Setup of v46:
// IIR
module IIR(clk, rst, Start, load, DIn, RAddr, data_done, WEN, Yn, WAddr, Finish);
	parameter n = 16;
	parameter m = 20;
	input clk, rst;
	input Start;
	input data_done;
	input [n-1:0]DIn;
	output WEN, load;
	output Finish;
	output [n-1:0]Yn;
	output [m-1:0]RAddr;
	output [m-1:0]WAddr;
	wire control_state;
	control_FSM control(
		.clk(clk), .rst(rst),
		.start(Start), .data_done(data_done), .load(load), .RAddr(RAddr), .state(control_state)
	);
	datapath dp(
		.clk(clk), .rst(rst),
		.command(control_state), .RAddr(RAddr), .DIn(DIn), .WEN(WEN), .Yn(Yn), .WAddr(WAddr), .finish(Finish)
	);
endmodule
Size in the first run: about 6100 cells after synthesis, roughly 79 I/O pins, about 0.047 mm² of cells after synthesis.
clock: 21.7 ns
lec_check: 0
abc_area: 1
cap_margin: 35
cell_pad_in_sites_detail_placement: 1
cell_pad_in_sites_global_placement: 0
core_aspect_ratio: 1.4
core_margin: 5
core_utilization: 61
gpl_timing_driven: 1
max_routing_layer: met5
min_routing_layer: met2
place_density_lb_addon: 0.21
setup_slack_margin: 4.67
slew_margin: 40
tns_end_percent: 85
run.sh (not shown) runs the stock make flow with config.mk's settings and CLKGATE_MAP_FILE=.
FAIL v46 @ 5_1_grt: tool exited with error
What v2 does differently from v46 at the input level:
Settings: MIN_ROUTING_LAYER: met2 -> unset; CELL_PAD_IN_SITES_DETAIL_PLACEMENT: 1 -> unset; PLACE_DENSITY_LB_ADDON: 0.21 -> unset; TNS_END_PERCENT: 85 -> unset; CORE_MARGIN: 5 -> 2; CAP_MARGIN: 35 -> 20; CELL_PAD_IN_SITES_GLOBAL_PLACEMENT: 0 -> unset; GPL_TIMING_DRIVEN: 1 -> unset; CORE_UTILIZATION: 61 -> 40; CORE_ASPECT_RATIO: 1.4 -> unset; MAX_ROUTING_LAYER: met5 -> unset; SETUP_SLACK_MARGIN: 4.67 -> unset; ABC_AREA: 1 -> unset; SLEW_MARGIN: 40 -> 20; the clock period (ns, I/O delays scaled along): 21.7 -> 15.8.
--- outcome ---
Looking at the reports, v2 completed the entire flow and the layout it produced met the timing, design-rule and antenna checks.
Delta (v2 minus v46): post-synthesis xor/xnor area fraction went up 2.0 points, number of clock buffers inserted by TritonCTS went up 1.
The lower count of cells resized by post-cts repair of v46 and v2 is in v2.
v46 → v2: floorplan utilization fell by 21 points, die size now sits higher.
Relative to v46, the half-perimeter wire length after detailed placement of v2 is lower by 59000 µm.
Compared v46 against v2; floorplan die height within noise.
The placed standard-cell area was comparable across v46 and v2.
NOTE post-synthesis chip area from yosys v46->v2 decreased by a few percent
Edits applied to the flow inputs when going from v2 to v42:
Settings: CTS_CLUSTER_SIZE now 16, previously not set; PLACE_DENSITY now 0.38, previously not set; ABC_AREA now 1, previously not set; SETUP_SLACK_MARGIN now 0.4, previously not set; CORE_UTILIZATION now 72, was 40; the clock period (ns, I/O delays scaled along) now 8.78, was 15.8.
[summary]
v2 has a higher post-synthesis share of cell area spent on xor and xnor gates than v42.
Of v42 and v2, the lower post-synthesis instance total belongs to v2.
Compared with v2, v42 shows a post-placement setup slack that is 4610 ps lower.
Against v2, v42 comes in 0.66 points lower on proportion of synthesized chip area in sequential cells.
Between v2 and v42, Yosys chip area increased.
Stage in which a tool error killed v42: 4_1_cts.
From v2 to v42 the numbers moved as follows: die area went down, count of placed standard cells including taps increased 2036.
> inputs changed (v42 -> v25)
Settings: clearing CTS_CLUSTER_SIZE, which used to be 16; swapping 0.4 for 1.6 in SETUP_SLACK_MARGIN; swapping 0.38 for 0.66 in PLACE_DENSITY; clearing ABC_AREA, which used to be 1; putting MAX_ROUTING_LAYER at met4 where nothing was set; swapping 8.78 for 16.0 in the clock period (ns, I/O delays scaled along).
Findings:
Summary of v25 over v42: die height fell 6.8 µm; XOR/XNOR share of the synthesized area picked up an extra 2.0 points; total die size shrank by 0.0035 mm².
No crash in v25: every stage finished, but the layout fails its final checks due to setup timing.

---

IIR again, from the RTL that the note above started with.
## IIR
module IIR(clk, rst, Start, load, DIn, RAddr, data_done, WEN, Yn, WAddr, Finish);
Settings: LEC_CHECK=0, CAP_MARGIN=20, CELL_PAD_IN_SITES_GLOBAL_PLACEMENT=0, CORE_ASPECT_RATIO=1.73, CORE_MARGIN=5, CORE_UTILIZATION=61, CTS_CLUSTER_SIZE=11, GPL_TIMING_DRIVEN=1, HOLD_SLACK_MARGIN=0.15, MAX_ROUTING_LAYER=met4, PLACE_DENSITY=0.64, SLEW_MARGIN=20; clock period 21.7 ns.
Edit:
Settings changed: CELL_PAD_IN_SITES_GLOBAL_PLACEMENT 0 to unset, CORE_ASPECT_RATIO 1.73 to unset, CORE_MARGIN 5 to 2, CORE_UTILIZATION 61 to 27, CTS_CLUSTER_SIZE 11 to unset, GPL_TIMING_DRIVEN 1 to unset, HOLD_SLACK_MARGIN 0.15 to unset, MAX_ROUTING_LAYER met4 to unset, PLACE_DENSITY 0.64 to unset.
Clock period 21.7 ns to 16.5 ns, I/O delays scaled along.
After rerunning: The new run passed the timing, design-rule and antenna checks; synthesized cell count is unchanged; count of clock-buffer cells in the layout rose by 3.
Edit:
Settings changed: CAP_MARGIN 20 to 15, CORE_UTILIZATION 27 to 70, CTS_CLUSTER_SIZE set to 30, SETUP_SLACK_MARGIN set to 1.71.
Clock period 16.5 ns to 6.02 ns, I/O delays scaled along.
- This time the run never finished: it broke off in global routing on GRT-0116
- area after synthesis stays the same
- synthesized cell count is unchanged
- die area went down by about 60%
Edit:
Settings changed: CORE_UTILIZATION 70 to 72, PLACE_DENSITY_LB_ADDON set to 0.01, SLEW_MARGIN 20 to 5.
Outcome:
- The changed run ended with an error in clock tree synthesis
- synthesized area is unchanged
- synthesized cell count is unchanged
- die size shrinks by 2.7%

---

Starting RTL as in the previous note.
==> flow/config.mk <==
export PLATFORM = sky130hd
export DESIGN_NAME = IIR
export DESIGN_NICKNAME = IIR
export VERILOG_FILES = /design/flow/design.v
export SDC_FILE = /design/flow/constraint.sdc
export NUM_CORES = 4
export LEC_CHECK = 0
export ABC_AREA = 1
export CAP_MARGIN = 0
export CORE_ASPECT_RATIO = 0.7
export CORE_MARGIN = 2
export CORE_UTILIZATION = 72
export CTS_CLUSTER_SIZE = 10
export HOLD_SLACK_MARGIN = 0.29
export PLACE_DENSITY_LB_ADDON = 0.08
export SETUP_SLACK_MARGIN = 3.25
export SLEW_MARGIN = 20
export TNS_END_PERCENT = 5
==> flow/constraint.sdc <==
create_clock -name core_clock -period 10.9 [get_ports {clk}]
set_input_delay 2.1800 -clock core_clock [delete_from_list [all_inputs] [get_ports {clk}]]
set_output_delay 2.1800 -clock core_clock [all_outputs]
set_load 0.01 [all_outputs]
The first run died in 4_1_cts, error DPL-0038.
Change:
- CAP_MARGIN: 0 -> 20
- CORE_ASPECT_RATIO: 0.7 -> not set
- CTS_CLUSTER_DIAMETER: not set -> 381
- CTS_CLUSTER_SIZE: 10 -> 79
- HOLD_SLACK_MARGIN: 0.29 -> not set
- PLACE_DENSITY_LB_ADDON: 0.08 -> 0.01
- SETUP_SLACK_MARGIN: 3.25 -> not set
- TNS_END_PERCENT: 5 -> not set
- clock period: 10.9 -> 12.3 ns (I/O delays scaled with it)
After rerunning: The changed run aborted during 5_1_grt, error GRT-0232. Synthesized cell count is unchanged. Die area stays flat. Area after synthesis is unchanged.
Change:
- CORE_UTILIZATION: 72 -> 40
- CTS_CLUSTER_DIAMETER: 381 -> not set
- CTS_CLUSTER_SIZE: 79 -> not set
- PLACE_DENSITY_LB_ADDON: 0.01 -> not set
- TNS_END_PERCENT: not set -> 85
- clock period: 12.3 -> 16.0 ns (I/O delays scaled with it)
=> The new run went through all stages and came out clean. Synthesized area stays the same. Die area increases by well over a third. Synthesized cell count is unchanged.
Change:
- CAP_MARGIN: 20 -> 5
- CTS_CLUSTER_DIAMETER: not set -> 268
- GPL_TIMING_DRIVEN: not set -> 0
- HOLD_SLACK_MARGIN: not set -> 0.23
- MAX_ROUTING_LAYER: not set -> met4
- MIN_ROUTING_LAYER: not set -> met2
- PLACE_DENSITY_LB_ADDON: not set -> 0.03
- SETUP_SLACK_MARGIN: not set -> -1.12
- TNS_END_PERCENT: 85 -> 5
The new run completed, yet does not pass: setup timing.
Die size stays the same.
Register-to-register slack loses 890 ps.
Final cell count barely changes.
Via count is higher by 43%.
Hold slack got worse by 19 ps.
Routed wire length goes up by 16%.
Worst setup slack degrades by 940 ps.
Design area is about the same.
Area after synthesis stays the same.
Change:
- CAP_MARGIN: 5 -> 20
- CORE_UTILIZATION: 40 -> 72
- CTS_CLUSTER_DIAMETER: 268 -> 190
- GPL_TIMING_DRIVEN: 0 -> not set
- HOLD_SLACK_MARGIN: 0.23 -> not set
- MIN_ROUTING_LAYER: met2 -> not set
- PLACE_DENSITY_LB_ADDON: 0.03 -> 0.04
- SETUP_SLACK_MARGIN: -1.12 -> 1.6
- TNS_END_PERCENT: 5 -> not set
Now the flow finished with timing, DRC and antenna clean.
Design area went up by a few percent.
Count of clock-buffer cells in the layout went up by 4.
Via count went down by a quarter to a third.
Global-route usage went up by 1.4 points.
Worst hold slack hardly moves.
Synthesized area does not change.
Sequential share of layout area went down by 0.39 points.
Fmax went up by a few percent.
Worst setup slack improves by 960 ps.
Wire length went down by a little under a tenth.
Core utilization went up by 38 points.
